## Controller_FIR
module Controller_FIR (
	input	[7:0] 	VPPG,             
	input 		  	Find_Setting,     
	input 		  	CLK,              
	input 		  	rst_n,            
	output 	[6:0] 	DC_Comp,          
	output 	[3:0] 	pga_Gain,         
	output 		  	LED_IR,           
	output 		  	LED_RED,          
	output  [19:0] 	Out_RED_Filtered, 
	output  [19:0] 	Out_IR_Filtered,  
	output  [3:0] 	LED_Drive         
);
export LEC_CHECK = 0
export CAP_MARGIN = 20
export CORE_MARGIN = 2
export CORE_UTILIZATION = 54
export CTS_CLUSTER_SIZE = 60
export HOLD_SLACK_MARGIN = -0.08
export SETUP_SLACK_MARGIN = -0.6
export SLEW_MARGIN = 20
create_clock -name core_clock -period 6.77 [get_ports {CLK}]
run.sh (not shown) runs the stock make flow with config.mk's settings and CLKGATE_MAP_FILE=.
The first run completed, yet does not pass: negative setup slack.
Next try:
--- a/flow/config.mk
+++ b/flow/config.mk
@@ -7,8 +7,6 @@
 export LEC_CHECK = 0
+export ABC_AREA = 1
 export CAP_MARGIN = 20
 export CORE_MARGIN = 2
-export CORE_UTILIZATION = 54
-export CTS_CLUSTER_SIZE = 60
-export HOLD_SLACK_MARGIN = -0.08
-export SETUP_SLACK_MARGIN = -0.6
+export CORE_UTILIZATION = 68
 export SLEW_MARGIN = 20
==> flow/constraint.sdc (replaced) <==
create_clock -name core_clock -period 5.16 [get_ports {CLK}]
set_input_delay 1.0320 -clock core_clock [delete_from_list [all_inputs] [get_ports {CLK}]]
set_output_delay 1.0320 -clock core_clock [all_outputs]
set_load 0.01 [all_outputs]
The changed run completed and failed the layout checks on negative setup slack.
Die area fell by about a fifth.
First-iteration DRC count climbs by well over a third.
Core utilization increases by 17 points.
Count of clock-buffer cells in the layout came out lower by 18.
Area after synthesis came out higher by a few percent.
Final area went up by a few percent.
Fmax is higher by about a fifth.
Worst hold slack barely changes.
Critical path depth went down by 1.
Via count is higher by about a fifth.
Next try:
--- a/flow/config.mk
+++ b/flow/config.mk
@@ -7,6 +7,5 @@
 export LEC_CHECK = 0
-export ABC_AREA = 1
 export CAP_MARGIN = 20
 export CORE_MARGIN = 2
-export CORE_UTILIZATION = 68
+export CORE_UTILIZATION = 40
 export SLEW_MARGIN = 20
==> flow/constraint.sdc (replaced) <==
create_clock -name core_clock -period 7.24 [get_ports {CLK}]
set_input_delay 1.4480 -clock core_clock [delete_from_list [all_inputs] [get_ports {CLK}]]
set_output_delay 1.4480 -clock core_clock [all_outputs]
set_load 0.01 [all_outputs]
With this change the flow produced a clean layout; cell area drops by a few percent; cell count drops by a few percent; routed wire length drops by a little under a tenth; die size climbs by well over a third; core utilization drops by 32 points; synthesized cell count drops by roughly a tenth; flip-flop count stays the same; non-clock buffer count drops by 137; count of clock-buffer cells in the layout climbs by 17; clock skew climbs by 16 ps.
Next try:
--- a/flow/config.mk
+++ b/flow/config.mk
@@ -9,3 +9,3 @@
 export CORE_MARGIN = 2
-export CORE_UTILIZATION = 40
+export CORE_UTILIZATION = 65
 export SLEW_MARGIN = 20
==> flow/constraint.sdc (replaced) <==
create_clock -name core_clock -period 7.45 [get_ports {CLK}]
set_input_delay 1.4900 -clock core_clock [delete_from_list [all_inputs] [get_ports {CLK}]]
set_output_delay 1.4900 -clock core_clock [all_outputs]
set_load 0.01 [all_outputs]
After rerunning: Flip-flop count does not change. Via count goes up by 2.0%. First-iteration DRC count goes up by 11%.
Next try:
--- a/flow/config.mk
+++ b/flow/config.mk
@@ -7,5 +7,8 @@
 export LEC_CHECK = 0
+export ABC_AREA = 1
 export CAP_MARGIN = 20
 export CORE_MARGIN = 2
-export CORE_UTILIZATION = 65
+export CORE_UTILIZATION = 72
+export CTS_CLUSTER_SIZE = 98
 export SLEW_MARGIN = 20
+export TNS_END_PERCENT = 10
==> flow/constraint.sdc (replaced) <==
create_clock -name core_clock -period 4.44 [get_ports {CLK}]
set_input_delay 0.8880 -clock core_clock [delete_from_list [all_inputs] [get_ports {CLK}]]
set_output_delay 0.8880 -clock core_clock [all_outputs]
set_load 0.01 [all_outputs]
This time the run produced a layout that fails on negative setup slack. Area after synthesis goes up by 2.1%. Register-to-register slack degrades by 1900 ps. Non-clock buffer count goes up by 164. Flip-flop count is unchanged. Setup slack degrades by 1900 ps. Critical path depth does not change. Routed wire length goes up by 12%.
